$ cat design/flow/config.mk
export PLATFORM = sky130hd
export DESIGN_NAME = alu_top
export DESIGN_NICKNAME = alu_top
export VERILOG_FILES = /design/flow/design.v
export SDC_FILE = /design/flow/constraint.sdc
export NUM_CORES = 4
export LEC_CHECK = 0
export ABC_AREA = 0
export CAP_MARGIN = 10
export CELL_PAD_IN_SITES_DETAIL_PLACEMENT = 2
export CELL_PAD_IN_SITES_GLOBAL_PLACEMENT = 0
export CORE_ASPECT_RATIO = 1.76
export CORE_MARGIN = 5
export CORE_UTILIZATION = 31
export CTS_CLUSTER_DIAMETER = 333
export CTS_CLUSTER_SIZE = 42
export GPL_ROUTABILITY_DRIVEN = 1
export HOLD_SLACK_MARGIN = -0.05
export MIN_ROUTING_LAYER = met2
export PLACE_DENSITY = 0.81
export SLEW_MARGIN = 0
export TNS_END_PERCENT = 30
$ cat design/flow/constraint.sdc
create_clock -name core_clock -period 90.0 [get_ports {clk}]
set_input_delay 18.0000 -clock core_clock [delete_from_list [all_inputs] [get_ports {clk}]]
set_output_delay 18.0000 -clock core_clock [all_outputs]
set_load 0.01 [all_outputs]
$ cat design/flow/design.v
module alu_top (
    input             clk,
    input      [15:0] a,
    input      [15:0] b,
    input      [2:0]  opcode,
    input      [1:0]  mode,
    output reg [31:0] result,
    output reg        eq
);
    reg [15:0] a_q;
    reg [15:0] b_q;
    reg [2:0]  opcode_q;
    reg [1:0]  mode_q;
    wire [31:0] alu_out;
    wire        alu_eq;
    ALU u_alu (.a(a_q), .b(b_q), .opcode(opcode_q), .mode(mode_q),
               .outALU(alu_out), .eq(alu_eq));
    always @(posedge clk) begin
        a_q      <= a;
        b_q      <= b;
        opcode_q <= opcode;
        mode_q   <= mode;
        result   <= alu_out;
        eq       <= alu_eq;
    end
endmodule

`timescale 1ns / 1ps
module logic_unit(a,b,opcode,outlu,eq);
input [15:0] a;
input [15:0] b;
input [2:0] opcode;
output [31:0] outlu;
output eq;
reg [31:0] outlu;
reg eq;
always@(a,b,opcode)
begin
	case(opcode)
	3'b000: outlu = {16'h0000, (a & b)};
	3'b001: outlu = {16'h0000, (a | b)};
	3'b010: outlu = {16'h0000, (a ^ b)};
	3'b011: outlu = {16'h0000, (~ a)};	
	default outlu = 32'h00000000;
	endcase
end
always@(a,b)
begin
	if( a == b) begin
	eq = 1;
	end
	else begin
	eq = 0;
	end
end
endmodule
`timescale 1ns / 1ps
module arith(a,b,opcode,outau);
input [15:0] a;
input [15:0] b;
input [2:0] opcode;
output [31:0] outau;
reg [31:0] outau;
always@(a,b,opcode)
begin
	case(opcode)
	3'b000: outau = {16'h0000, a + b};
	3'b001: outau = a * b;
	3'b010: if (a > b) begin
		outau = a - b;
		end
		else begin
		outau = b - a;
		end
	3'b011: if (a > b) begin
		outau = (b == 16'h0000) ? 32'hFFFFFFFF : a / b;
		end
		else begin
		outau = (a == 16'h0000) ? 32'hFFFFFFFF : b / a;
		end
	3'b100: outau = a + 1;
	3'b101: outau = a - 1;
	default outau = 32'h00000000;
	endcase
end
endmodule
`timescale 1ns / 1ps
module crypto(a,opcode,outcu);
input [15:0] a;
input [2:0] opcode;
output reg [31:0] outcu;
integer i;
always@(a,opcode)
begin
	outcu = 32'h00000000;
	case(opcode)
    3'b000: outcu = (a>>1) ^ a;
    3'b001: begin
        for (i=0; i<16; i=i+1) begin
        outcu[i] = ^(a>>i);  
    end
    end
	default outcu = 32'h00000000;
	endcase
end   
endmodule
`timescale 1ns / 1ps
module ALU( a, b, opcode, mode, outALU, eq);
input [15:0] a;
input [15:0] b;
input [2:0] opcode;
input [1:0] mode;
output [31:0] outALU;
output  eq;
reg [31:0] outALU;
reg eq;
wire [31:0] outau;
wire [31:0] outlu;
wire [31:0] outcu;
wire teq;
arith a1 (.a(a), .b(b), .opcode(opcode), .outau(outau));
logic_unit l1 (.a(a), .b(b), .opcode(opcode), .outlu(outlu), .eq(teq));
crypto d1 (.a(a),.opcode(opcode), .outcu(outcu));
always@(*)
begin
	if(mode == 2'b00) begin
	outALU = outlu;
	end
	else if (mode == 2'b01) begin
	outALU = outau;
	end
	else if (mode == 2'b10) begin
	outALU = outcu;
	end
	else begin
	outALU = 32'h00000000;
	end
	eq = teq;
end
endmodule
$ cat design/flow/run.sh
#!/bin/bash
# the make line also repeats each setting of config.mk as NAME=value (left out here)
make -C /OpenROAD-flow-scripts/flow DESIGN_CONFIG=/design/flow/config.mk WORK_HOME=/design/flow/orfs CLKGATE_MAP_FILE= finish
==> results of run 1 <==
[layer usage]
| layer | GRT overflow | global-route usage, % |
|---|---|---|
| met1 | - | - |
| met2 | 358 | 77.0 |
| met3 | 605 | 77.8 |
| met4 | 340 | 67.3 |
| met5 | 131 | 71.9 |
[through the flow]
stage,utilization (%),hold WS [ps],worst slack (ps)
3_3_place_gp,35.3,669,80.5
2_1_floorplan,-,548,5.25
3_5_place_dp,35.3,748,-9600
4_1_cts,38.5,807,5.39
[what timing repair did]
action                                  4_1_cts
pin swaps                                   168
gates cloned                                  2
hold buffers                                  0
gates resized                               401
buffers inserted                            188
endpoints found under the hold margin         0
endpoints found under the setup margin        3
==> results.json, run 1 <==
{
  "top_cell_area_share_pct": 20.2,
  "edf_count": 0,
  "synth_top_cell_by_count": "ha_1",
  "die-area_sq_um": 125000,
  "portBuffers": 70,
  "yosysTopAreaCell": "ha_1",
  "core_region_area_sq_um": 117000,
  "pin_count": 71,
  "lastStage": "5_1_grt",
  "ys_warn_count": 5,
  "synth.cells.most_frequent": "592 x ha_1, 527 x nand2_1, 500 x nor2_1",
  "mux_area_share_pct": 4.36,
  "grtUsageTotal_pct": 75.0,
  "fp_util_pct": 31.2,
  "die_width_um": 269,
  "cts_buffer_depth": 2,
  "logic_family": "adder cells",
  "ys_cells": 4948,
  "syn_inst": 4948,
  "compound_area_share_pct": 27.0,
  "dp_hpwl_mm": 189,
  "grt_overflow": 1434,
  "ys_sh_simple_pct": 21.7,
  "ys_area_sq_um": 36600,
  "synthFlopType": "dfxtp_1",
  "gp_congestion": 1.10,
  "clock-sinks": 70,
  "rows": 167,
  "fa_ha_area_share_pct": 31.0,
  "place_area_sq_um": 41500,
  "die_h_um": 466,
  "top_cells_by_area": "ha_1 20%, fa_1 11%, nand2_1 5.4%, nor2_1 5.1%, a21oi_1 4.2%",
  "ys_seq_share_pct": 3.83,
  "ys_ff": 70,
  "cts_made_buffers": 9,
  "root_buffer": "clkbuf_16",
  "async_flop_share_pct": 0,
  "htree_levels": 3,
  "syn_area_per_cell_sq_um": 7.40,
  "status": "aborted with a tool error",
  "syn_area_sq_um": 36600,
  "stop_error": "[ERROR GRT-0116] Global routing finished with congestion. Check the congestion regions in the DRC Viewer.",
  "ys_types": 121,
  "dp.cells": 6678,
  "xor_share_pct": 6.34
}
==> run 2: changes to the inputs <==
ABC_AREA = 1   (was 0)
CAP_MARGIN = 15   (was 10)
CELL_PAD_IN_SITES_DETAIL_PLACEMENT = default   (was 2)
CELL_PAD_IN_SITES_GLOBAL_PLACEMENT = default   (was 0)
CORE_ASPECT_RATIO = default   (was 1.76)
CORE_MARGIN = 2   (was 5)
CORE_UTILIZATION = 66   (was 31)
CTS_CLUSTER_DIAMETER = 44   (was 333)
CTS_CLUSTER_SIZE = default   (was 42)
GPL_ROUTABILITY_DRIVEN = default   (was 1)
HOLD_SLACK_MARGIN = default   (was -0.05)
MIN_ROUTING_LAYER = default   (was met2)
PLACE_DENSITY = default   (was 0.81)
SETUP_SLACK_MARGIN = 0.66   (was default)
SLEW_MARGIN = 20   (was 0)
TNS_END_PERCENT = 5   (was 30)
clock period = 72.0 ns   (was 90.0 ns; I/O delays follow)
==> results.json, run 2 <==
{
  "ys_ff": 70,
  "end_kind": "register",
  "maxCapViolCount": 0,
  "rows": 88,
  "register_area_sq_um": 1430,
  "drt-wirelength-per-cell_um": 19.9,
  "rr_worst_depth": 606,
  "finalHoldViolations": 0,
  "die_h_um": 246,
  "worstReg2RegStart": "a_q[6]$_DFF_P_",
  "period_used_pct": 107,
  "async_flop_share_pct": 0,
  "portBuffers": 70,
  "mux_area_share_pct": 0.0291,
  "hp-start": "mode_q[1]$_DFF_P_",
  "routed_wl_mm": 148,
  "status": "failed layout checks",
  "xor_share_pct": 7.36,
  "grt_max_degree": 31,
  "worst_ep_arrival_time_ps": 77530,
  "violations": "negative setup slack",
  "grt_pass1_wl_mm": 215,
  "cp-startpoint": "a_q[6]$_DFF_P_",
  "ys_cells": 5895,
  "compound_area_share_pct": 16.4,
  "hold_class": "reg -> reg",
  "synth_top_cell_by_count": "nand2_1",
  "ys_sh_simple_pct": 30.4,
  "hold_buffers": 0,
  "cts_buffer_depth": 2,
  "cp.required_ps": 72250,
  "drc": 0,
  "worst-path-buf-inv": 149,
  "die_width_um": 246,
  "grtUsageTotal_pct": 44.0,
  "r2r_setup_slack_ps": -5280,
  "cp-start-kind": "register",
  "fa_ha_area_share_pct": 29.3,
  "die-area_sq_um": 60600,
  "fin_ws_ps": -5280,
  "design_area_sq_um": 48000,
  "slowest_stage": "o21ai_0",
  "top_cells_by_area": "ha_1 19%, nand2_1 13%, fa_1 10%, inv_1 9.3%, o21ai_0 4.9%",
  "crit_path_max_fanout": 10,
  "edf_count": 0,
  "dp.cells": 7079,
  "clock.latency.late_pin_ps": 380,
  "clock-sinks": 70,
  "syn_inst": 5895,
  "fin_nets": 7516,
  "skew_ps": 24.5,
  "ys_types": 94,
  "root_buffer": "clkbuf_16",
  "grt_overflow": 0,
  "logic_family": "simple AND/OR/NAND/NOR gates",
  "htree_levels": 3,
  "grt_pass1_vias": 42900,
  "cts_tree": "built",
  "ys_area_sq_um": 38700,
  "fp_util_pct": 66.9,
  "drtAntennaViolNets": 0,
  "syn_area_per_cell_sq_um": 6.56,
  "cp_slowest_stage_delay_ps": 560,
  "pin_count": 71,
  "crit_type": "reg -> reg",
  "cp-endpoint": "result[0]$_DFF_P_",
  "path_depth": 606,
  "logic_area_sq_um": 34100,
  "fmax_mhz": 12.9,
  "ys_warn_count": 5,
  "top_cell_area_share_pct": 19.1,
  "via_per_inst": 6.10,
  "ys_seq_share_pct": 3.62,
  "crit_family": "AND-OR/OR-AND gates",
  "area_growth_pct": 24.1,
  "antenna_found_initial": 9,
  "slew_headroom_pct": 22.1,
  "tool_warnings": 96,
  "finalNonFillerCells": 7461,
  "synth.cells.most_frequent": "1,342 x nand2_1, 959 x inv_1, 592 x ha_1",
  "cts_made_buffers": 9,
  "synthFlopType": "dfxtp_1",
  "tightestPinTransition_ps": 1160,
  "firstDrtPassIters": 10,
  "vias": 45500,
  "yosysTopAreaCell": "ha_1",
  "min_period_ps": 77280,
  "setup_violations": 3,
  "gp_congestion": 1.04,
  "crit_top_cell": "nand2_1",
  "setup_tns_ps": -11370,
  "fill_cells": 3713,
  "clk_pin_slew_worst_paths_ps": 80,
  "syn_area_sq_um": 38700,
  "core_region_area_sq_um": 57800,
  "final-max-slew-violation-count": 0,
  "holdPathStages": 3,
  "place_area_sq_um": 43800,
  "rsz0062_at_grt": "yes",
  "whs_endpoint": "result[5]$_DFF_P_",
  "drt_iter0_markers": 4752,
  "timing.rr.end": "result[0]$_DFF_P_",
  "dp_hpwl_mm": 99.0
}
## run 2: area by class of cell
| type | count | share of cell area, % |
|---|---|---|
| clock inverters | 7 | 0.159 |
| diodes | 2 | 0.0104 |
| inverters | 1020 | 8.16 |
| well taps | 765 | 1.99 |
| repair inverters | 6 | 0.0860 |
| multi-input cells | 4656 | 70.9 |
| flip-flops and latches | 70 | 2.97 |
| clock buffers | 9 | 0.469 |
| repair buffers | 926 | 15.2 |
## run 2: per-stage QoR
stage	util, %	hold slack (ps)	setup slack [ps]
after floorplan	-	560	-7870
after global placement	75.8	744	335
after detailed placement	75.8	756	-2870
after CTS	80.8	777	670
after global routing	83.0	817	-10060
final	83.0	825	-5280
## run 2: metal layers
layer  track usage, %  part of all wire, %
met1             52.3                   36
met3             8.03                   11
met5                0                0.070
met2             73.2                   44
met4             27.6                  8.7
## run 2: repair_timing
item                       CTS  global route
gates cloned                 7             4
setup buffers              262            91
pin swaps                  146           184
setup endpoints to repair    3             5
resized                    173           133
==> run 3: changes to the inputs <==
CAP_MARGIN = 40   (was 15)
CORE_ASPECT_RATIO = 1.4   (was default)
CORE_UTILIZATION = 72   (was 66)
CTS_CLUSTER_DIAMETER = 397   (was 44)
CTS_CLUSTER_SIZE = 99   (was default)
SETUP_SLACK_MARGIN = default   (was 0.66)
TNS_END_PERCENT = default   (was 5)
clock period = 52.2 ns   (was 72.0 ns; I/O delays follow)
==> results.json, run 3 <==
{
  "fa_ha_area_share_pct": 29.3,
  "logic_family": "simple AND/OR/NAND/NOR gates",
  "gp_congestion": 1.26,
  "syn_inst": 5895,
  "edf_count": 0,
  "syn_area_sq_um": 38700,
  "compound_area_share_pct": 16.4,
  "portBuffers": 70,
  "ys_sh_simple_pct": 30.4,
  "synth.cells.most_frequent": "1,342 x nand2_1, 959 x inv_1, 592 x ha_1",
  "die_h_um": 278,
  "ys_cells": 5895,
  "ys_ff": 70,
  "status": "aborted with a tool error",
  "die-area_sq_um": 55600,
  "syn_area_per_cell_sq_um": 6.56,
  "top_cells_by_area": "ha_1 19%, nand2_1 13%, fa_1 10%, inv_1 9.3%, o21ai_0 4.9%",
  "mux_area_share_pct": 0.0291,
  "top_cell_area_share_pct": 19.1,
  "die_width_um": 200,
  "fp_util_pct": 72.8,
  "yosysTopAreaCell": "ha_1",
  "synth_top_cell_by_count": "nand2_1",
  "ys_types": 94,
  "stop_error": "[ERROR DPL-0033] detailed placement checks failed during check placement.",
  "async_flop_share_pct": 0,
  "synthFlopType": "dfxtp_1",
  "lastStage": "3_5_place_dp",
  "xor_share_pct": 7.36,
  "ys_seq_share_pct": 3.62,
  "pin_count": 71,
  "core_region_area_sq_um": 53200,
  "ys_warn_count": 5,
  "ys_area_sq_um": 38700,
  "rows": 100
}
## run 3: through the flow
stage / hold WS (ps) / worst slack (ps) / TNS, ps
after floorplan: 560 / -27090 / -145590
after global placement: 809 / -18950 / -88700
==> run 4: changes to the inputs <==
ABC_AREA = default   (was 1)
CAP_MARGIN = 20   (was 40)
CORE_ASPECT_RATIO = default   (was 1.4)
CTS_CLUSTER_DIAMETER = default   (was 397)
CTS_CLUSTER_SIZE = 36   (was 99)
HOLD_SLACK_MARGIN = 0.3   (was default)
PLACE_DENSITY = 0.65   (was default)
clock period = 49.4 ns   (was 52.2 ns; I/O delays follow)
==> results.json, run 4 <==
{
  "status": "aborted with a tool error",
  "die_width_um": 229,
  "xor_share_pct": 6.34,
  "syn_area_sq_um": 36600,
  "mux_area_share_pct": 4.36,
  "lastStage": "3_5_place_dp",
  "gp_congestion": 1.17,
  "portBuffers": 70,
  "async_flop_share_pct": 0,
  "rows": 82,
  "fa_ha_area_share_pct": 31.0,
  "ys_types": 121,
  "ys_sh_simple_pct": 21.7,
  "die-area_sq_um": 52700,
  "synth_top_cell_by_count": "ha_1",
  "syn_area_per_cell_sq_um": 7.40,
  "ys_area_sq_um": 36600,
  "pin_count": 71,
  "syn_inst": 4948,
  "stop_error": "[ERROR DPL-0033] detailed placement checks failed during check placement.",
  "top_cell_area_share_pct": 20.2,
  "yosysTopAreaCell": "ha_1",
  "ys_ff": 70,
  "fp_util_pct": 73.0,
  "core_region_area_sq_um": 50200,
  "logic_family": "adder cells",
  "compound_area_share_pct": 27.0,
  "ys_seq_share_pct": 3.83,
  "edf_count": 0,
  "synthFlopType": "dfxtp_1",
  "ys_cells": 4948,
  "top_cells_by_area": "ha_1 20%, fa_1 11%, nand2_1 5.4%, nor2_1 5.1%, a21oi_1 4.2%",
  "synth.cells.most_frequent": "592 x ha_1, 527 x nand2_1, 500 x nor2_1",
  "ys_warn_count": 5,
  "die_h_um": 229
}
==> run 4: per-stage QoR <==
| step | hold WS [ps] | TNS, ps | instance area [sq um] |
|---|---|---|---|
| after floorplan | 548 | -208950 | 38500 |
| after global placement | 604 | -155770 | 49600 |
==> run 5: changes to the inputs <==
CELL_PAD_IN_SITES_DETAIL_PLACEMENT = 2   (was default)
CELL_PAD_IN_SITES_GLOBAL_PLACEMENT = 0   (was default)
CORE_ASPECT_RATIO = 0.98   (was default)
CORE_MARGIN = 9   (was 2)
CORE_UTILIZATION = 24   (was 72)
CTS_CLUSTER_DIAMETER = 235   (was default)
CTS_CLUSTER_SIZE = default   (was 36)
HOLD_SLACK_MARGIN = default   (was 0.3)
MAX_ROUTING_LAYER = met4   (was default)
PLACE_DENSITY = default   (was 0.65)
PLACE_DENSITY_LB_ADDON = 0.17   (was default)
SETUP_SLACK_MARGIN = 5.0   (was default)
clock period = 84.0 ns   (was 49.4 ns; I/O delays follow)
==> results.json, run 5 <==
{
  "utilization_pct": 34.4,
  "compound_area_share_pct": 27.0,
  "firstDrtPassIters": 5,
  "worstReg2RegStart": "a_q[13]$_DFF_P_",
  "logic_area_sq_um": 36400,
  "syn_inst": 4948,
  "cp-startpoint": "a_q[13]$_DFF_P_",
  "ys_cells": 4948,
  "end_kind": "register",
  "clock-sinks": 70,
  "grt_overflow": 0,
  "xor_share_pct": 6.34,
  "worst_ep_arrival_time_ps": 88000,
  "grt_pass1_vias": 48800,
  "final-max-slew-violation-count": 0,
  "routed_wl_mm": 213,
  "synth_top_cell_by_count": "ha_1",
  "drc": 0,
  "grtUsageTotal_pct": 23.6,
  "gp_congestion": 0.951,
  "cp-endpoint": "result[0]$_DFF_P_",
  "ys_ff": 70,
  "cts_buffer_depth": 2,
  "tool_warnings": 95,
  "fmax_mhz": 11.4,
  "hold_class": "reg -> reg",
  "timing.rr.end": "result[0]$_DFF_P_",
  "maxCapViolCount": 0,
  "cp_slowest_stage_delay_ps": 650,
  "fin_nets": 6879,
  "ys_types": 121,
  "fin_ws_ps": -3690,
  "drtAntennaViolNets": 0,
  "cts_tree": "built",
  "die-area_sq_um": 167000,
  "portBuffers": 70,
  "whs_endpoint": "result[2]$_DFF_P_",
  "die_h_um": 405,
  "vias": 45300,
  "antenna_found_initial": 10,
  "holdPathStages": 4,
  "root_buffer": "clkbuf_16",
  "crit_path_max_fanout": 8,
  "crit_type": "reg -> reg",
  "drt-wirelength-per-cell_um": 26.4,
  "grt_pass1_wl_mm": 300,
  "place_area_sq_um": 46000,
  "crit_family": "AND-OR/OR-AND gates",
  "hold_ws_ps": 1050,
  "ys_area_sq_um": 36600,
  "core_region_area_sq_um": 151000,
  "hp-start": "opcode_q[1]$_DFF_P_",
  "ys_warn_count": 5,
  "top_cell_area_share_pct": 20.2,
  "clk_pin_slew_worst_paths_ps": 80,
  "design_area_sq_um": 52000,
  "path_depth": 471,
  "via_per_inst": 5.62,
  "fp_util_pct": 24.2,
  "logic_family": "adder cells",
  "rr_worst_depth": 471,
  "cp-start-kind": "register",
  "ys_sh_simple_pct": 21.7,
  "violations": "negative setup slack",
  "drt_iter0_markers": 2841,
  "min_period_ps": 87690,
  "ys_seq_share_pct": 3.83,
  "status": "failed layout checks",
  "rows": 141,
  "r2r_setup_slack_ps": -3690,
  "pin_count": 71,
  "yosysTopAreaCell": "ha_1",
  "crit_top_cell": "o21a_1",
  "syn_area_per_cell_sq_um": 7.40,
  "worst-path-buf-inv": 60,
  "synth.cells.most_frequent": "592 x ha_1, 527 x nand2_1, 500 x nor2_1",
  "setup_tns_ps": -5580,
  "cts_made_buffers": 9,
  "grt_max_degree": 51,
  "clock.latency.late_pin_ps": 450,
  "skew_ps": 35.9,
  "slowest_stage": "or4_4",
  "period_used_pct": 104,
  "syn_area_sq_um": 36600,
  "tightestPinTransition_ps": 1260,
  "mux_area_share_pct": 4.36,
  "register_area_sq_um": 1420,
  "async_flop_share_pct": 0,
  "slew_headroom_pct": 15.8,
  "die_width_um": 413,
  "fa_ha_area_share_pct": 31.0,
  "rsz0062_at_grt": "yes",
  "htree_levels": 3,
  "finalHoldViolations": 0,
  "cp.required_ps": 84310,
  "top_cells_by_area": "ha_1 20%, fa_1 11%, nand2_1 5.4%, nor2_1 5.1%, a21oi_1 4.2%",
  "synthFlopType": "dfxtp_1",
  "fill_cells": 17200,
  "setup_violations": 2,
  "dp_hpwl_mm": 147,
  "edf_count": 0,
  "area_growth_pct": 42.1
}
run 5: what timing repair did:
item / 4_1_cts / 5_1_grt
setup buffers: 278 / 163
hold buffers: 0 / 0
endpoints found under the setup margin: 3 / 4
resized: 254 / 192
pin swaps: 213 / 236
gates cloned: 2 / 1
run 5: cell type report:
type                       count  area share, %
timing repair buffer        1264           19.1
inverter                     362           2.64
tap                         2002           4.82
clock buffer                  11          0.467
multi-input combinational   4345           70.1
clock inverter                 5          0.156
sequential                    70           2.73
antenna                        1        0.00481
run 5: stage by stage:
step | std cells | worst slack, ps
global route | 8060 | -7000
detailed placement | 7599 | -3480
CTS | 7895 | 1310
floorplan | 4963 | -2990
finish | 8060 | -3690
global placement | 7599 | -685
run 5: metal layers:
| layer | global-route usage [%] | wire length (um) | vias to the layer above |
|---|---|---|---|
| met5 | - | 0 | - |
| met4 | 9.72 | 12300 | 0 |
| met3 | 1.97 | 8760 | 627 |
| met2 | 40.7 | 103000 | 1364 |
| met1 | 28.2 | 88200 | 23300 |
| li1 | - | - | 20100 |
==> run 6: changes to the inputs <==
ABC_AREA = 1   (was default)
CELL_PAD_IN_SITES_DETAIL_PLACEMENT = default   (was 2)
CELL_PAD_IN_SITES_GLOBAL_PLACEMENT = default   (was 0)
CORE_ASPECT_RATIO = 0.5   (was 0.98)
CORE_MARGIN = 2   (was 9)
CORE_UTILIZATION = 72   (was 24)
CTS_CLUSTER_DIAMETER = 364   (was 235)
PLACE_DENSITY_LB_ADDON = 0.2   (was 0.17)
SETUP_SLACK_MARGIN = default   (was 5.0)
TNS_END_PERCENT = 5   (was default)
clock period = 72.6 ns   (was 84.0 ns; I/O delays follow)
==> results.json, run 6 <==
{
  "ys_ff": 70,
  "syn_area_sq_um": 38700,
  "top_cells_by_area": "ha_1 19%, nand2_1 13%, fa_1 10%, inv_1 9.3%, o21ai_0 4.9%",
  "yosysTopAreaCell": "ha_1",
  "async_flop_share_pct": 0,
  "ys_warn_count": 5,
  "portBuffers": 70,
  "ys_cells": 5895,
  "core_region_area_sq_um": 53500,
  "syn_area_per_cell_sq_um": 6.56,
  "syn_inst": 5895,
  "logic_family": "simple AND/OR/NAND/NOR gates",
  "fp_util_pct": 72.4,
  "gp_congestion": 1.17,
  "post-place-ws_ps": -4420,
  "pin_count": 71,
  "root_buffer": "clkbuf_16",
  "edf_count": 0,
  "dp.cells": 6983,
  "dp_hpwl_mm": 101,
  "status": "aborted with a tool error",
  "synth.cells.most_frequent": "1,342 x nand2_1, 959 x inv_1, 592 x ha_1",
  "cts_buffer_depth": 2,
  "lastStage": "5_1_grt",
  "hold_buffers": 0,
  "ys_types": 94,
  "ys_sh_simple_pct": 30.4,
  "htree_levels": 3,
  "rows": 60,
  "synth_top_cell_by_count": "nand2_1",
  "top_cell_area_share_pct": 19.1,
  "die-area_sq_um": 55700,
  "die_h_um": 168,
  "cts_made_buffers": 9,
  "xor_share_pct": 7.36,
  "grtUsageTotal_pct": 78.9,
  "synthFlopType": "dfxtp_1",
  "ys_area_sq_um": 38700,
  "ys_seq_share_pct": 3.62,
  "mux_area_share_pct": 0.0291,
  "fa_ha_area_share_pct": 29.3,
  "compound_area_share_pct": 16.4,
  "stop_error": "[ERROR GRT-0232] Routing congestion too high. Check the congestion heatmap in the GUI.",
  "grt_overflow": 91,
  "die_width_um": 332,
  "clock-sinks": 70
}
[run 6: through the flow]
| step | instance area, sq um | setup TNS, ps |
|---|---|---|
| 2_1_floorplan | 39800 | -16500 |
| 3_3_place_gp | 43400 | -529 |
| 3_5_place_dp | 43400 | -7610 |
| 4_1_cts | 45700 | 0 |
[run 6: routing by layer]
layer / overflow / GRT usage [%]
met4: 35 / 70.5
met3: 3 / 65.9
met5: - / -
met2: 48 / 92.7
met1: 5 / 79.2
[run 6: timing repair]
action                                  4_1_cts
gates resized                               165
setup buffers                               174
pin swaps                                   161
cloned                                        9
endpoints found under the setup margin        3
==> run 7: changes to the inputs <==
ABC_AREA = default   (was 1)
CORE_ASPECT_RATIO = default   (was 0.5)
CORE_UTILIZATION = 26   (was 72)
CTS_CLUSTER_DIAMETER = default   (was 364)
MAX_ROUTING_LAYER = default   (was met4)
PLACE_DENSITY_LB_ADDON = default   (was 0.2)
TNS_END_PERCENT = default   (was 5)
clock period = 113.0 ns   (was 72.6 ns; I/O delays follow)
==> results.json, run 7 <==
{
  "status": "no timing/DRC/antenna violations",
  "ys_types": 121,
  "area_growth_pct": 10.1,
  "cts_buffer_depth": 2,
  "tool_warnings": 92,
  "worstReg2RegStart": "a_q[4]$_DFF_P_",
  "syn_area_sq_um": 36600,
  "slew_headroom_pct": 22.3,
  "grtUsageTotal_pct": 17.8,
  "timing.rr.end": "result[0]$_DFF_P_",
  "drt_iter0_markers": 2884,
  "crit_type": "reg -> reg",
  "async_flop_share_pct": 0,
  "yosysTopAreaCell": "ha_1",
  "cp.required_ps": 113360,
  "top_cells_by_area": "ha_1 20%, fa_1 11%, nand2_1 5.4%, nor2_1 5.1%, a21oi_1 4.2%",
  "rsz0062_at_grt": "no",
  "r2r_setup_slack_ps": 9040,
  "min_period_ps": 103960,
  "firstDrtPassIters": 6,
  "die_width_um": 379,
  "setup_violations": 0,
  "maxCapViolCount": 0,
  "hold_class": "reg -> reg",
  "ys_sh_simple_pct": 21.7,
  "ys_ff": 70,
  "ys_seq_share_pct": 3.83,
  "rr_worst_depth": 437,
  "syn_area_per_cell_sq_um": 7.40,
  "gp_congestion": 0.956,
  "die-area_sq_um": 144000,
  "drc": 0,
  "dp_hpwl_mm": 101,
  "compound_area_share_pct": 27.0,
  "grt_pass1_vias": 36500,
  "pin_count": 71,
  "crit_top_cell": "o21a_1",
  "whs_endpoint": "result[1]$_DFF_P_",
  "via_per_inst": 5.46,
  "top_cell_area_share_pct": 20.2,
  "fa_ha_area_share_pct": 31.0,
  "final-max-slew-violation-count": 0,
  "htree_levels": 3,
  "antenna_found_initial": 0,
  "hold_ws_ps": 938,
  "hp-start": "mode_q[0]$_DFF_P_",
  "syn_inst": 4948,
  "logic_family": "adder cells",
  "worst_ep_arrival_time_ps": 104320,
  "grt_overflow": 0,
  "clk_pin_slew_worst_paths_ps": 90,
  "edf_count": 0,
  "fin_nets": 5777,
  "crit_family": "AND-OR/OR-AND gates",
  "cp_slowest_stage_delay_ps": 690,
  "cts_made_buffers": 9,
  "cp-startpoint": "a_q[4]$_DFF_P_",
  "finalHoldViolations": 0,
  "ys_area_sq_um": 36600,
  "end_kind": "register",
  "worst-path-buf-inv": 21,
  "grt_max_degree": 59,
  "clock.latency.late_pin_ps": 460,
  "path_depth": 437,
  "mux_area_share_pct": 4.36,
  "cp-endpoint": "result[0]$_DFF_P_",
  "ys_warn_count": 5,
  "period_used_pct": 92.0,
  "synth.cells.most_frequent": "592 x ha_1, 527 x nand2_1, 500 x nor2_1",
  "setup_tns_ps": 0,
  "die_h_um": 379,
  "synthFlopType": "dfxtp_1",
  "synth_top_cell_by_count": "ha_1",
  "crit_path_max_fanout": 58,
  "ys_cells": 4948,
  "grt_pass1_wl_mm": 203,
  "core_region_area_sq_um": 140000,
  "vias": 37300,
  "cp-start-kind": "register",
  "slowest_stage": "or3_1",
  "tightestPinTransition_ps": 1160,
  "skew_ps": 30.8,
  "fp_util_pct": 26.2,
  "xor_share_pct": 6.34,
  "cts_tree": "built",
  "holdPathStages": 3,
  "rows": 137,
  "routed_wl_mm": 129,
  "clock-sinks": 70,
  "drtAntennaViolNets": 0,
  "antennaDiodeCount": 0,
  "fmax_mhz": 9.62,
  "drt-wirelength-per-cell_um": 18.9,
  "root_buffer": "clkbuf_16",
  "portBuffers": 70
}
## run 7: repair_timing
item / in CTS / in global routing
hold buffers: 0 / 0
buffers inserted: 0 / 6
endpoints found under the hold margin: 0 / 0
resized: 0 / 33
endpoints found under the setup margin: 0 / 2
## run 7: layout make-up
type	count	area [sq um]
fill	15200	99400
multi-input combinational	4345	33400
clock inverter	5	65.1
timing repair buffer	162	1430
inverter	362	1380
clock buffer	11	243
sequential	70	1410
tap	1876	2350
## run 7: layer usage
metal / up-vias / track usage [%] / routed length, um
met4: 0 / 6.65 / 4530
met2: 1227 / 30.4 / 60400
met5: - / 0 / 0
li1: 17900 / - / -
met3: 237 / 1.91 / 7630
met1: 17900 / 23.0 / 56800
## run 7: per-stage QoR
| stage | area (sq um) | setup WS (ps) | instances | utilization, % |
|---|---|---|---|---|
| after detailed placement | 39800 | 5470 | 6808 | 28.5 |
| after global placement | 39800 | 8080 | 6808 | 28.5 |
| after CTS | 40100 | 5120 | 6824 | 28.7 |
| after floorplan | 36700 | 13810 | 4963 | - |
| after global routing | 40300 | 48.1 | 6831 | 28.9 |
| final | 40300 | 9040 | 6831 | 28.9 |
==> run 8: changes to the inputs <==
ABC_AREA = 0   (was default)
CELL_PAD_IN_SITES_DETAIL_PLACEMENT = 2   (was default)
CELL_PAD_IN_SITES_GLOBAL_PLACEMENT = 0   (was default)
CORE_ASPECT_RATIO = 1.76   (was default)
CORE_MARGIN = 5   (was 2)
CORE_UTILIZATION = 31   (was 26)
CTS_CLUSTER_SIZE = 42   (was default)
GPL_ROUTABILITY_DRIVEN = 0   (was default)
MIN_ROUTING_LAYER = met2   (was default)
PLACE_DENSITY = 0.81   (was default)
TNS_END_PERCENT = 30   (was default)
clock period = 90.0 ns   (was 113.0 ns; I/O delays follow)
==> results.json, run 8 <==
{
  "rows": 167,
  "syn_area_sq_um": 36600,
  "fa_ha_area_share_pct": 31.0,
  "logic_family": "adder cells",
  "ys_types": 121,
  "synthFlopType": "dfxtp_1",
  "ys_cells": 4948,
  "cts_buffer_depth": 2,
  "die_width_um": 269,
  "syn_area_per_cell_sq_um": 7.40,
  "lastStage": "5_1_grt",
  "ys_ff": 70,
  "edf_count": 0,
  "dp_hpwl_mm": 274,
  "top_cell_area_share_pct": 20.2,
  "die_h_um": 466,
  "top_cells_by_area": "ha_1 20%, fa_1 11%, nand2_1 5.4%, nor2_1 5.1%, a21oi_1 4.2%",
  "post-place-ws_ps": -22220,
  "synth_top_cell_by_count": "ha_1",
  "fp_util_pct": 31.2,
  "mux_area_share_pct": 4.36,
  "xor_share_pct": 6.34,
  "async_flop_share_pct": 0,
  "pin_count": 71,
  "hold_buffers": 0,
  "stop_error": "[ERROR GRT-0116] Global routing finished with congestion. Check the congestion regions in the DRC Viewer.",
  "ys_warn_count": 5,
  "synth.cells.most_frequent": "592 x ha_1, 527 x nand2_1, 500 x nor2_1",
  "htree_levels": 3,
  "grtUsageTotal_pct": 107,
  "compound_area_share_pct": 27.0,
  "ys_area_sq_um": 36600,
  "die-area_sq_um": 125000,
  "core_region_area_sq_um": 117000,
  "ys_seq_share_pct": 3.83,
  "status": "aborted with a tool error",
  "cts_made_buffers": 9,
  "ys_sh_simple_pct": 21.7,
  "yosysTopAreaCell": "ha_1",
  "portBuffers": 70,
  "root_buffer": "clkbuf_16",
  "clock-sinks": 70,
  "grt_overflow": 17400,
  "syn_inst": 4948
}
## run 8: routing by layer
| layer | GRT overflow | global-route usage, % |
|---|---|---|
| met5 | 844 | 107 |
| met4 | 918 | 76.5 |
| met3 | 13900 | 154 |
| met2 | 1697 | 88.8 |
| met1 | - | - |
## run 8: metrics by stage
step	instances	hold WS (ps)	cell area, sq um	util, %
floorplan	4963	548	37300	-
global placement	6627	645	41100	35.0
detailed placement	6627	851	41100	35.0
CTS	7032	851	48600	41.3
## run 8: what timing repair did
action / CTS
gates resized: 797
endpoints found under the setup margin: 5
setup buffers: 379
pin swaps: 299
gates cloned: 11
==> run 9: changes to the inputs <==
ABC_AREA = 1   (was 0)
CELL_PAD_IN_SITES_DETAIL_PLACEMENT = default   (was 2)
CELL_PAD_IN_SITES_GLOBAL_PLACEMENT = default   (was 0)
CORE_ASPECT_RATIO = 0.5   (was 1.76)
CORE_MARGIN = 6   (was 5)
CORE_UTILIZATION = 40   (was 31)
CTS_CLUSTER_DIAMETER = 321   (was default)
CTS_CLUSTER_SIZE = 100   (was 42)
GPL_ROUTABILITY_DRIVEN = default   (was 0)
MIN_ROUTING_LAYER = default   (was met2)
PLACE_DENSITY = 0.75   (was 0.81)
SETUP_SLACK_MARGIN = -2.0   (was default)
TNS_END_PERCENT = 20   (was 30)
==> results.json, run 9 <==
{
  "crit_top_cell": "nand2_1",
  "synth_top_cell_by_count": "nand2_1",
  "hold_buffers": 0,
  "slew_headroom_pct": 33.6,
  "vias": 39400,
  "drc": 0,
  "grtUsageTotal_pct": 22.2,
  "gp_congestion": 1.04,
  "fill_cells": 9652,
  "grt_overflow": 0,
  "grt_pass1_vias": 35400,
  "area_growth_pct": 10.3,
  "cp.required_ps": 90260,
  "yosysTopAreaCell": "ha_1",
  "antenna_found_initial": 5,
  "cts_buffer_depth": 2,
  "hold_ws_ps": 870,
  "compound_area_share_pct": 16.4,
  "rows": 80,
  "dp_hpwl_mm": 96.5,
  "cp_slowest_stage_delay_ps": 440,
  "slowest_stage": "ha_2",
  "cts_tree": "built",
  "fin_ws_ps": 6150,
  "die_width_um": 452,
  "ys_warn_count": 5,
  "xor_share_pct": 7.36,
  "routed_wl_mm": 126,
  "path_depth": 624,
  "logic_family": "simple AND/OR/NAND/NOR gates",
  "edf_count": 0,
  "cp-startpoint": "a_q[12]$_DFF_P_",
  "syn_area_per_cell_sq_um": 6.56,
  "tool_warnings": 92,
  "r2r_setup_slack_ps": 6150,
  "status": "no timing/DRC/antenna violations",
  "maxCapViolCount": 0,
  "ys_area_sq_um": 38700,
  "ys_sh_simple_pct": 30.4,
  "post-place-ws_ps": -2010,
  "period_used_pct": 93.2,
  "skew_ps": 12.6,
  "drt_iter0_markers": 3287,
  "cts_made_buffers": 9,
  "pin_count": 71,
  "grt_pass1_wl_mm": 190,
  "setup_violations": 0,
  "synthFlopType": "dfxtp_1",
  "hp-start": "a_q[4]$_DFF_P_",
  "holdPathStages": 4,
  "fmax_mhz": 11.9,
  "mux_area_share_pct": 0.0291,
  "fin_nets": 6884,
  "via_per_inst": 5.37,
  "crit_type": "reg -> reg",
  "register_area_sq_um": 1450,
  "hold_class": "reg -> reg",
  "worstReg2RegStart": "a_q[12]$_DFF_P_",
  "async_flop_share_pct": 0,
  "ys_ff": 70,
  "fa_ha_area_share_pct": 29.3,
  "top_cell_area_share_pct": 19.1,
  "synth.cells.most_frequent": "1,342 x nand2_1, 959 x inv_1, 592 x ha_1",
  "utilization_pct": 44.7,
  "timing.rr.end": "result[0]$_DFF_P_",
  "worst_ep_arrival_time_ps": 84110,
  "syn_inst": 5895,
  "tightestPinTransition_ps": 992,
  "end_kind": "register",
  "ys_cells": 5895,
  "drtAntennaViolNets": 0,
  "die-area_sq_um": 105000,
  "clk_pin_slew_worst_paths_ps": 70,
  "final-max-slew-violation-count": 0,
  "crit_family": "AND-OR/OR-AND gates",
  "portBuffers": 70,
  "htree_levels": 3,
  "grt_max_degree": 50,
  "core_region_area_sq_um": 95600,
  "rr_worst_depth": 624,
  "fp_util_pct": 40.5,
  "min_period_ps": 83850,
  "ys_types": 94,
  "whs_endpoint": "result[4]$_DFF_P_",
  "ys_seq_share_pct": 3.62,
  "cp-endpoint": "result[0]$_DFF_P_",
  "clock.latency.late_pin_ps": 380,
  "top_cells_by_area": "ha_1 19%, nand2_1 13%, fa_1 10%, inv_1 9.3%, o21ai_0 4.9%",
  "root_buffer": "clkbuf_16",
  "cp-start-kind": "register",
  "firstDrtPassIters": 9,
  "logic_area_sq_um": 32900,
  "worst-path-buf-inv": 134,
  "die_h_um": 232,
  "crit_path_max_fanout": 24,
  "drt-wirelength-per-cell_um": 17.2,
  "clock-sinks": 70,
  "finalHoldViolations": 0,
  "syn_area_sq_um": 38700
}
run 9: area by class of cell:
type	count	share of cell area (%)
clock inverters	6	0.161
clock buffers	10	0.560
inverters	1020	9.21
multi-input cells	4664	77.2
flip-flops and latches	70	3.40
repair inverters	4	0.0469
diodes	3	0.0176
repair buffers	288	5.70
well taps	1271	3.73
run 9: per-layer routing:
metal,track usage [%],up-vias,share of wire [%]
met4,11.3,2,6.0
li1,-,19400,-
met2,35.9,1694,43
met5,0,-,0.0064
met3,3.12,426,9.1
met1,28.9,17900,42
run 9: through the flow:
| stage | TNS, ps | area (sq um) | cells |
|---|---|---|---|
| final | 0 | 42700 | 7336 |
| after floorplan | 0 | 38700 | 5910 |
| after detailed placement | -2900 | 40800 | 7202 |
| after global routing | -4590 | 42700 | 7333 |
| after CTS | -2520 | 41100 | 7218 |
| after global placement | 0 | 40800 | 7202 |
run 9: what timing repair did:
action | CTS | global route
buffers inserted | 0 | 114
pin swaps | 0 | 22
gates resized | 2 | 175
endpoints found under the setup margin | 1 | 4
cloned | 0 | 14
endpoints found under the hold margin | 0 | 0
==> run 10: changes to the inputs <==
CAP_MARGIN = 0   (was 20)
CORE_ASPECT_RATIO = default   (was 0.5)
CORE_MARGIN = 4   (was 6)
CORE_UTILIZATION = 72   (was 40)
CTS_CLUSTER_DIAMETER = 362   (was 321)
CTS_CLUSTER_SIZE = default   (was 100)
HOLD_SLACK_MARGIN = 0.29   (was default)
PLACE_DENSITY = default   (was 0.75)
SETUP_SLACK_MARGIN = 1.22   (was -2.0)
SLEW_MARGIN = 40   (was 20)
TNS_END_PERCENT = 85   (was 20)
clock period = 15.7 ns   (was 90.0 ns; I/O delays follow)
==> results.json, run 10 <==
{
  "gp_congestion": 1.15,
  "ys_area_sq_um": 38700,
  "die-area_sq_um": 57500,
  "logic_family": "simple AND/OR/NAND/NOR gates",
  "core_region_area_sq_um": 52900,
  "die_width_um": 240,
  "die_h_um": 240,
  "stop_error": "[ERROR DPL-0033] detailed placement checks failed during check placement.",
  "ys_warn_count": 5,
  "syn_inst": 5895,
  "xor_share_pct": 7.36,
  "synth.cells.most_frequent": "1,342 x nand2_1, 959 x inv_1, 592 x ha_1",
  "fp_util_pct": 73.2,
  "async_flop_share_pct": 0,
  "compound_area_share_pct": 16.4,
  "lastStage": "3_5_place_dp",
  "syn_area_per_cell_sq_um": 6.56,
  "synth_top_cell_by_count": "nand2_1",
  "edf_count": 0,
  "yosysTopAreaCell": "ha_1",
  "synthFlopType": "dfxtp_1",
  "ys_cells": 5895,
  "syn_area_sq_um": 38700,
  "ys_types": 94,
  "portBuffers": 70,
  "pin_count": 71,
  "top_cells_by_area": "ha_1 19%, nand2_1 13%, fa_1 10%, inv_1 9.3%, o21ai_0 4.9%",
  "status": "aborted with a tool error",
  "ys_sh_simple_pct": 30.4,
  "ys_ff": 70,
  "ys_seq_share_pct": 3.62,
  "rows": 84,
  "fa_ha_area_share_pct": 29.3,
  "mux_area_share_pct": 0.0291,
  "top_cell_area_share_pct": 19.1
}
[run 10: stage by stage]
step	area, sq um	cells	setup WS [ps]
after floorplan	40400	5910	-63590
after global placement	52200	8077	-54550
==> run 11: changes to the inputs <==
ABC_AREA = default   (was 1)
CAP_MARGIN = 20   (was 0)
CORE_MARGIN = 2   (was 4)
CORE_UTILIZATION = 40   (was 72)
CTS_CLUSTER_DIAMETER = default   (was 362)
HOLD_SLACK_MARGIN = default   (was 0.29)
SETUP_SLACK_MARGIN = 5.0   (was 1.22)
SLEW_MARGIN = 20   (was 40)
TNS_END_PERCENT = default   (was 85)
clock period = 87.1 ns   (was 15.7 ns; I/O delays follow)
==> results.json, run 11 <==
{
  "edf_count": 0,
  "hold_buffers": 0,
  "drt_iter0_markers": 3465,
  "htree_levels": 3,
  "logic_family": "adder cells",
  "rows": 110,
  "ys_ff": 70,
  "final-max-slew-violation-count": 0,
  "skew_ps": 29.8,
  "period_used_pct": 95.6,
  "firstDrtPassIters": 8,
  "clock-sinks": 70,
  "drt-wirelength-per-cell_um": 21.4,
  "area_growth_pct": 26.3,
  "die-area_sq_um": 94000,
  "top_cells_by_area": "ha_1 20%, fa_1 11%, nand2_1 5.4%, nor2_1 5.1%, a21oi_1 4.2%",
  "slew_headroom_pct": 25.8,
  "ys_seq_share_pct": 3.83,
  "routed_wl_mm": 143,
  "drc": 0,
  "r2r_setup_slack_ps": 3800,
  "cp-startpoint": "b_q[9]$_DFF_P_",
  "portBuffers": 70,
  "worst-path-buf-inv": 36,
  "grtUsageTotal_pct": 29.4,
  "crit_top_cell": "o21a_1",
  "gp_congestion": 1.00,
  "hold_class": "reg -> reg",
  "crit_family": "AND-OR/OR-AND gates",
  "crit_type": "reg -> reg",
  "xor_share_pct": 6.34,
  "cts_buffer_depth": 2,
  "syn_inst": 4948,
  "ys_cells": 4948,
  "vias": 40200,
  "whs_endpoint": "result[2]$_DFF_P_",
  "fa_ha_area_share_pct": 31.0,
  "status": "no timing/DRC/antenna violations",
  "grt_overflow": 0,
  "timing.rr.end": "result[0]$_DFF_P_",
  "maxCapViolCount": 0,
  "crit_path_max_fanout": 12,
  "holdPathStages": 3,
  "ys_types": 121,
  "fill_cells": 8749,
  "cp.required_ps": 87410,
  "antennaDiodeCount": 0,
  "cp-endpoint": "result[0]$_DFF_P_",
  "grt_pass1_vias": 38600,
  "async_flop_share_pct": 0,
  "tightestPinTransition_ps": 1100,
  "top_cell_area_share_pct": 20.2,
  "path_depth": 452,
  "slowest_stage": "or4_4",
  "ys_area_sq_um": 36600,
  "dp_hpwl_mm": 108,
  "fin_nets": 6322,
  "pin_count": 71,
  "die_width_um": 307,
  "synthFlopType": "dfxtp_1",
  "tool_warnings": 94,
  "cp_slowest_stage_delay_ps": 650,
  "rsz0062_at_grt": "yes",
  "mux_area_share_pct": 4.36,
  "via_per_inst": 6.02,
  "syn_area_per_cell_sq_um": 7.40,
  "grt_max_degree": 51,
  "cp-start-kind": "register",
  "ys_sh_simple_pct": 21.7,
  "yosysTopAreaCell": "ha_1",
  "cts_made_buffers": 9,
  "worstReg2RegStart": "b_q[9]$_DFF_P_",
  "synth_top_cell_by_count": "ha_1",
  "worst_ep_arrival_time_ps": 83610,
  "clk_pin_slew_worst_paths_ps": 90,
  "antenna_found_initial": 2,
  "end_kind": "register",
  "grt_pass1_wl_mm": 219,
  "fmax_mhz": 12.0,
  "core_region_area_sq_um": 90400,
  "ys_warn_count": 5,
  "drtAntennaViolNets": 0,
  "die_h_um": 307,
  "root_buffer": "clkbuf_16",
  "fp_util_pct": 40.5,
  "setup_violations": 0,
  "synth.cells.most_frequent": "592 x ha_1, 527 x nand2_1, 500 x nor2_1",
  "compound_area_share_pct": 27.0,
  "syn_area_sq_um": 36600,
  "finalHoldViolations": 0,
  "hp-start": "mode_q[0]$_DFF_P_",
  "min_period_ps": 83300,
  "clock.latency.late_pin_ps": 420,
  "hold_ws_ps": 913,
  "rr_worst_depth": 452,
  "cts_tree": "built"
}
==> run 11: timing repair <==
item | in CTS | in global routing
resized | 232 | 154
endpoints found under the hold margin | 0 | 0
gates cloned | 8 | 1
buffers inserted | 197 | 80
pin swaps | 188 | 164
endpoints found under the setup margin | 3 | 3
==> run 11: layout make-up <==
class                      count  area (sq um)  area share, %
multi-input combinational   4350         36100           78.0
sequential                    70          1420           3.07
clock buffer                   9           225          0.487
clock inverter                 7          51.3          0.111
tap                         1176          1470           3.18
inverter                     362          1380           2.99
timing repair buffer         702          5600           12.1
==> run 11: per-stage QoR <==
stage                     cell area (sq um)  util, %  instances  setup TNS [ps]  setup WS [ps]
after floorplan                       38100        -       4963           -69.8          -69.8
after global placement                41800     46.2       6372               0            135
after detailed placement              41800     46.2       6374           -1550          -1550
after CTS                             44900     49.6       6595               0           5000
final                                 46200     51.1       6676               0           3800
after global routing                  46200     51.1       6676            -737           -737
==> run 11: metal layers <==
layer	part of all wire, %	GRT usage (%)	vias up
met4	3.5	9.71	0
met2	46	49.0	1635
met3	7.2	2.07	274
li1	-	-	19100
met5	0	0	-
met1	44	40.3	19200
==> run 12: changes to the inputs <==
ABC_AREA = 1   (was default)
CORE_ASPECT_RATIO = 0.5   (was default)
CORE_UTILIZATION = 72   (was 40)
CTS_CLUSTER_DIAMETER = 364   (was default)
MAX_ROUTING_LAYER = met4   (was default)
PLACE_DENSITY_LB_ADDON = 0.2   (was default)
SETUP_SLACK_MARGIN = default   (was 5.0)
TNS_END_PERCENT = 5   (was default)
clock period = 68.5 ns   (was 87.1 ns; I/O delays follow)
==> results.json, run 12 <==
{
  "ys_area_sq_um": 38700,
  "ys_types": 94,
  "rows": 60,
  "mux_area_share_pct": 0.0291,
  "syn_area_per_cell_sq_um": 6.56,
  "xor_share_pct": 7.36,
  "gp_congestion": 1.15,
  "die_width_um": 332,
  "status": "aborted with a tool error",
  "die-area_sq_um": 55700,
  "synth_top_cell_by_count": "nand2_1",
  "ys_warn_count": 5,
  "portBuffers": 70,
  "top_cell_area_share_pct": 19.1,
  "syn_area_sq_um": 38700,
  "die_h_um": 168,
  "syn_inst": 5895,
  "logic_family": "simple AND/OR/NAND/NOR gates",
  "ys_seq_share_pct": 3.62,
  "ys_cells": 5895,
  "dp_hpwl_mm": 138,
  "lastStage": "4_1_cts",
  "synthFlopType": "dfxtp_1",
  "post-place-ws_ps": -11150,
  "fp_util_pct": 72.4,
  "compound_area_share_pct": 16.4,
  "yosysTopAreaCell": "ha_1",
  "top_cells_by_area": "ha_1 19%, nand2_1 13%, fa_1 10%, inv_1 9.3%, o21ai_0 4.9%",
  "ys_sh_simple_pct": 30.4,
  "fa_ha_area_share_pct": 29.3,
  "place_area_sq_um": 50500,
  "ys_ff": 70,
  "async_flop_share_pct": 0,
  "core_region_area_sq_um": 53500,
  "synth.cells.most_frequent": "1,342 x nand2_1, 959 x inv_1, 592 x ha_1",
  "edf_count": 0,
  "stop_error": "[ERROR DPL-0038] Utilization greater than 100%, impossible to legalize",
  "pin_count": 71
}
[run 12: metrics by stage]
step                      instances  TNS, ps
after global placement         7924    -1360
after floorplan                5910   -33880
after detailed placement       7924   -33670
==> run 13: changes to the inputs <==
CORE_ASPECT_RATIO = default   (was 0.5)
CORE_UTILIZATION = 69   (was 72)
CTS_CLUSTER_DIAMETER = default   (was 364)
CTS_CLUSTER_SIZE = 99   (was default)
MAX_ROUTING_LAYER = default   (was met4)
PLACE_DENSITY_LB_ADDON = default   (was 0.2)
TNS_END_PERCENT = default   (was 5)
clock period = 44.0 ns   (was 68.5 ns; I/O delays follow)
==> results.json, run 13 <==
{
  "fp_util_pct": 70.0,
  "xor_share_pct": 7.36,
  "synth.cells.most_frequent": "1,342 x nand2_1, 959 x inv_1, 592 x ha_1",
  "post-place-ws_ps": -35860,
  "die_width_um": 241,
  "synth_top_cell_by_count": "nand2_1",
  "logic_family": "simple AND/OR/NAND/NOR gates",
  "syn_area_per_cell_sq_um": 6.56,
  "syn_area_sq_um": 38700,
  "fa_ha_area_share_pct": 29.3,
  "die_h_um": 241,
  "mux_area_share_pct": 0.0291,
  "lastStage": "4_1_cts",
  "synthFlopType": "dfxtp_1",
  "top_cell_area_share_pct": 19.1,
  "syn_inst": 5895,
  "dp_hpwl_mm": 137,
  "edf_count": 0,
  "ys_cells": 5895,
  "status": "aborted with a tool error",
  "core_region_area_sq_um": 55300,
  "gp_congestion": 1.12,
  "portBuffers": 70,
  "compound_area_share_pct": 16.4,
  "ys_seq_share_pct": 3.62,
  "rows": 86,
  "ys_warn_count": 5,
  "ys_area_sq_um": 38700,
  "top_cells_by_area": "ha_1 19%, nand2_1 13%, fa_1 10%, inv_1 9.3%, o21ai_0 4.9%",
  "ys_types": 94,
  "yosysTopAreaCell": "ha_1",
  "die-area_sq_um": 58000,
  "pin_count": 71,
  "ys_sh_simple_pct": 30.4,
  "ys_ff": 70,
  "stop_error": "[ERROR DPL-0038] Utilization greater than 100%, impossible to legalize",
  "async_flop_share_pct": 0
}
==> run 13: per-stage QoR <==
step                      instance area, sq um  TNS [ps]  cells  hold WS [ps]
after global placement                   52400   -159260   8143           718
after floorplan                          40400   -233550   5910           560
after detailed placement                 52400   -249160   8143           754
